## argmax16
module argmax16 (
  input  logic         clk,
  input  logic         rstn,        
  input  logic         in_valid,
  input  logic [255:0] in_data,     
  output logic         out_valid,
  output logic [3:0]   out_idx
);
Size: about 1400 cells after synthesis, roughly 260 flip-flops, ~260 I/O pins.
export LEC_CHECK = 0
export CAP_MARGIN = 20
export CORE_MARGIN = 2
export CORE_UTILIZATION = 50
export SETUP_SLACK_MARGIN = 1.29
export SLEW_MARGIN = 20
create_clock -name core_clock -period 4.43 [get_ports {clk}]
run.sh (not shown) runs the stock make flow with config.mk's settings and CLKGATE_MAP_FILE=.
The baseline produced a layout that fails on setup timing.
==> next run, changes <==
- ABC_AREA: default -> 1
- CORE_UTILIZATION: 50 -> 72
- CTS_CLUSTER_DIAMETER: default -> 381
- CTS_CLUSTER_SIZE: default -> 36
- HOLD_SLACK_MARGIN: default -> 0.3
- PLACE_DENSITY_LB_ADDON: default -> 0.13
- SETUP_SLACK_MARGIN: 1.29 -> 1.11
- clock period: 4.43 -> 3.77 ns (I/O delays scaled with it)
What happened: Now the flow never finished: it broke off in detailed placement; die size fell by 24%; synthesized area came out higher by 9.0%; synthesized cell count goes up by 39%.
==> next run, changes <==
- ABC_AREA: 1 -> default
- CORE_UTILIZATION: 72 -> 63
- CTS_CLUSTER_DIAMETER: 381 -> default
- CTS_CLUSTER_SIZE: 36 -> default
- HOLD_SLACK_MARGIN: 0.3 -> default
- PLACE_DENSITY_LB_ADDON: 0.13 -> 0.29
- SETUP_SLACK_MARGIN: 1.11 -> default
- clock period: 3.77 -> 8.5 ns (I/O delays scaled with it)
Now the flow completed without violations.
Synthesized area drops by a little under a tenth.
Die area climbs by a few percent.
Synthesized cell count drops by a quarter to a third.
==> next run, changes <==
- CORE_UTILIZATION: 63 -> 31
- PLACE_DENSITY_LB_ADDON: 0.29 -> default
- clock period: 8.5 -> 7.97 ns (I/O delays scaled with it)
Outcome:
- cell count rises by 17%
- synthesized area does not change
- register-to-register slack degrades by 0.04 ns
- flip-flop count stays the same
==> next run, changes <==
- CORE_UTILIZATION: 31 -> 50
- TNS_END_PERCENT: default -> 5
- clock period: 7.97 -> 4.43 ns (I/O delays scaled with it)
Effect: Now the flow finished with setup timing left. Cell area grows by about a fifth. Via count increases by about a fifth. Hold slack degrades by 0.012 ns. Clock skew went down by 0.011 ns. Critical path depth is higher by 7. Setup slack degrades by 3.1 ns. Maximum frequency rose by a few percent. Sequential share of layout area falls by 3.6 points.

## job 6859
The RTL this note starts from:
==> flow/design.v <==
module comparator 
#(
  parameter DATA_WIDTH  = 16,
  parameter BINARY_TREE = 1,
  parameter NUM_INPUTS  = 16
)
(
  input  logic [NUM_INPUTS-1:0][DATA_WIDTH-1 : 0] cmp_ip,
  output logic [$clog2(NUM_INPUTS)-1 :0]  out
);
  generate if (BINARY_TREE == 0) begin
    always_comb begin
      out      = '0;
      for (int i =0; i < NUM_INPUTS; ++i) begin
        if (cmp_ip[i] > cmp_ip[out]) begin
          out      = i;
        end
      end
    end
  end else begin
    logic [$clog2(NUM_INPUTS)-1 : 0] out_stg[$clog2(NUM_INPUTS) + 1][NUM_INPUTS];
    logic [DATA_WIDTH-1 : 0]         cmp_stg[$clog2(NUM_INPUTS) + 1][NUM_INPUTS];
    always_comb begin
      for (int i = 0; i < NUM_INPUTS; i++) begin
        cmp_stg[0][i]  = cmp_ip[i];
        out_stg[0][i]  = i;
      end
      for (int i = 0;i < $clog2(NUM_INPUTS); i++) begin
        for (int j = 0;j < NUM_INPUTS; ++j) begin
          out_stg[i+1][j]    = 'X;
          cmp_stg[i+1][j]    = 'X;
        end
      end
      for (int i = 0;i < $clog2(NUM_INPUTS); i++) begin
        for (int j = 0;j < (NUM_INPUTS/2**i); j= j+2) begin
          if (cmp_stg[i][j] > cmp_stg[i][j+1]) begin
            out_stg[i+1][j/2]    = out_stg[i][j];
            cmp_stg[i+1][j/2]    = cmp_stg[i][j];
          end else begin
            out_stg[i+1][j/2]    = out_stg[i][j+1];
            cmp_stg[i+1][j/2]    = cmp_stg[i][j+1];
          end
        end
      end
      out   = out_stg[$clog2(NUM_INPUTS)][0];
    end
  end
  endgenerate
endmodule
module argmax16 (
  input  logic         clk,
  input  logic         rstn,        
  input  logic         in_valid,
  input  logic [255:0] in_data,     
  output logic         out_valid,
  output logic [3:0]   out_idx
);
  logic [255:0] data_q;
  logic         valid_q;
  logic [3:0]   idx_c;
  always_ff @(posedge clk or negedge rstn) begin
    if (!rstn) begin
      valid_q   <= 1'b0;
      out_valid <= 1'b0;
    end else begin
      valid_q   <= in_valid;
      out_valid <= valid_q;
    end
  end
  always_ff @(posedge clk) begin
    data_q  <= in_data;
    out_idx <= idx_c;
  end
  comparator #(
    .DATA_WIDTH  (16),
    .BINARY_TREE (1),
    .NUM_INPUTS  (16)
  ) u_cmp (
    .cmp_ip (data_q),
    .out    (idx_c)
  );
endmodule
clock: 6.89 ns
lec_check: 0
abc_area: 1
cap_margin: 30
cell_pad_in_sites_detail_placement: 1
cell_pad_in_sites_global_placement: 1
core_margin: 8
core_utilization: 68
cts_cluster_diameter: 56
cts_cluster_size: 100
gpl_timing_driven: 1
hold_slack_margin: 0.06
max_routing_layer: met5
min_routing_layer: met2
place_density_lb_addon: 0.28
slew_margin: 30
tns_end_percent: 90
3_1_place_gp_skip_io: job 6859 exited with error
### job 6859 -> job 5031
==> flow/config.mk <==
export PLATFORM = sky130hd
export DESIGN_NAME = argmax16
export DESIGN_NICKNAME = argmax16
export VERILOG_FILES = /design/flow/design.v
export SDC_FILE = /design/flow/constraint.sdc
export NUM_CORES = 4
export LEC_CHECK = 0
export CAP_MARGIN = 20
export CORE_MARGIN = 2
export CORE_UTILIZATION = 48
export SETUP_SLACK_MARGIN = 1.29
export SLEW_MARGIN = 20
==> flow/constraint.sdc <==
create_clock -name core_clock -period 4.43 [get_ports {clk}]
set_input_delay 0.8860 -clock core_clock [delete_from_list [all_inputs] [get_ports {clk}]]
set_output_delay 0.8860 -clock core_clock [all_outputs]
set_load 0.01 [all_outputs]
Results
The flow ran to completion for all of job 6859 and job 5031 but job 6859, which stopped partway. No final results exist for job 6859, since it was stopped by error FLW-0024 during 3_1_place_gp_skip_io. Every stage of job 5031 finished as expected; the final checks, on the other hand, flagged negative setup slack, which means the layout fails. Of job 5031 and job 6859, job 5031 shows the lower simple-gate area share of the yosys netlist, with job 6859 above it. The mean post-synth cell area in job 5031 is 1.3 times that in job 6859. Compared to job 6859, job 5031 was floorplanned on a bigger die. [compare] base=job 6859 new=job 5031: fraction of synthesized area in multiplexers rose by 7.4 points; synthesized instance count fell by 28%; core outline area rose by about 30%; floorplan net count fell by 559; number of library cell types mapped by synthesis rose by about 70%. Post-synth area from yosys stat (higher): job 6859. In job 5031 the cell area after synthesis turned out 8.3% lower than in job 6859.
> inputs changed (job 5031 -> job 932)
--- a/flow/config.mk
+++ b/flow/config.mk
@@ -9,4 +9,5 @@
 export CORE_MARGIN = 2
-export CORE_UTILIZATION = 48
-export SETUP_SLACK_MARGIN = 1.29
+export CORE_UTILIZATION = 72
+export CTS_CLUSTER_SIZE = 36
+export SETUP_SLACK_MARGIN = 0.68
 export SLEW_MARGIN = 20
==> flow/constraint.sdc <==
create_clock -name core_clock -period 4.33 [get_ports {clk}]
set_input_delay 0.8660 -clock core_clock [delete_from_list [all_inputs] [get_ports {clk}]]
set_output_delay 0.8660 -clock core_clock [all_outputs]
set_load 0.01 [all_outputs]
--- outcome ---
From job 5031 to job 932 the numbers moved as follows: number of rows created at floorplan -about 20%; x dimension of the die -31 um.
Complete run, failing final checks: job 5031, reason negative setup slack.
Seen in the log of job 932: DPL-0038 during 3_5_place_dp, after which the run never completed.
[compare] base=job 5031 new=job 932: die size fell 33%, number of enable flip-flop cells about even.
| area of the core region | job 932 vs job 5031 | better |
[compare] base=job 5031 new=job 932: fraction of synthesis flops using an asynchronous set or reset pin now sits at about the same level; die height now sits lower.
diff inputs: job 932 => job 6375
--- a/flow/config.mk
+++ b/flow/config.mk
@@ -9,5 +9,7 @@
 export CORE_MARGIN = 2
-export CORE_UTILIZATION = 72
-export CTS_CLUSTER_SIZE = 36
-export SETUP_SLACK_MARGIN = 0.68
+export CORE_UTILIZATION = 62
+export CTS_CLUSTER_DIAMETER = 382
+export CTS_CLUSTER_SIZE = 98
+export PLACE_DENSITY = 0.36
+export SETUP_SLACK_MARGIN = 0.7
 export SLEW_MARGIN = 20
==> flow/constraint.sdc <==
create_clock -name core_clock -period 3.99 [get_ports {clk}]
set_input_delay 0.7980 -clock core_clock [delete_from_list [all_inputs] [get_ports {clk}]]
set_output_delay 0.7980 -clock core_clock [all_outputs]
set_load 0.01 [all_outputs]
[summary]
Job 6375 and job 932: no clean run. Initial cell density of the core, job 6375 and job 932, lower one = job 6375. Reported for job 6375 and job 932, sequential share of the synthesized area turned out identical to the last digit. For die outline width, dividing the value from job 6375 by the value from job 932 gives 1.08. Job 6375 vs job 932, number of cell rows went up by about 8%. In the reports for job 6375 and job 932, the smaller die size belongs to job 932. Row routability congestion estimate: job 6375 lower / job 932 higher.
Setup changes, job 6375 to job 6629
--- a/flow/config.mk
+++ b/flow/config.mk
@@ -8,8 +8,7 @@
 export CAP_MARGIN = 20
-export CORE_MARGIN = 2
-export CORE_UTILIZATION = 62
-export CTS_CLUSTER_DIAMETER = 382
-export CTS_CLUSTER_SIZE = 98
-export PLACE_DENSITY = 0.36
-export SETUP_SLACK_MARGIN = 0.7
+export CORE_ASPECT_RATIO = 1.89
+export CORE_MARGIN = 10
+export CORE_UTILIZATION = 40
+export CTS_CLUSTER_SIZE = 91
+export MAX_ROUTING_LAYER = met4
 export SLEW_MARGIN = 20
==> flow/constraint.sdc <==
create_clock -name core_clock -period 7.15 [get_ports {clk}]
set_input_delay 1.4300 -clock core_clock [delete_from_list [all_inputs] [get_ports {clk}]]
set_output_delay 1.4300 -clock core_clock [all_outputs]
set_load 0.01 [all_outputs]
--- outcome ---
- Not one of job 6375 and job 6629 finished clean.
- Job 6375: DPL-0033 in 4_1_cts -> run aborted
- Ran to the end and failed final checks on negative setup slack: job 6629.
- Compared with job 6375, in job 6629 total placed instance area now smaller, die width now larger, synthesized cell count comparable, placeable core area now larger.
- Comparing job 6375 against job 6629, there is no change at all in count of library flops with an enable pin.
- Area of the chip in job 6629 is about 80% above job 6375.
The inputs of job 7192 differ from those of job 6629 as listed below.
--- a/flow/config.mk
+++ b/flow/config.mk
@@ -7,4 +7,6 @@
 export LEC_CHECK = 0
-export CAP_MARGIN = 20
-export CORE_ASPECT_RATIO = 1.89
+export ABC_AREA = 0
+export CAP_MARGIN = 0
+export CELL_PAD_IN_SITES_GLOBAL_PLACEMENT = 3
+export CORE_ASPECT_RATIO = 0.61
 export CORE_MARGIN = 10
@@ -12,3 +14,6 @@
 export CTS_CLUSTER_SIZE = 91
+export GPL_TIMING_DRIVEN = 0
+export HOLD_SLACK_MARGIN = 0.05
 export MAX_ROUTING_LAYER = met4
 export SLEW_MARGIN = 20
+export TNS_END_PERCENT = 55
Notes after the runs:
Comparing job 6629 and job 7192, layout net count is higher on job 6629. Cmp job 6629 and job 7192 / achievable clock frequency / higher: job 6629. Between job 6629 and job 7192, the iteration-0 DRC count of the detailed router is higher for job 7192. Between job 6629 and job 7192, the difference in clock latency reported for the late side of the worst-skew pair is negligible. Job 7192 finished all stages; however, its layout fails the closing checks, the failures being negative setup slack. Of job 6629 and job 7192, job 6629 shows the lower number of setup violations in the final report, with job 7192 above it.
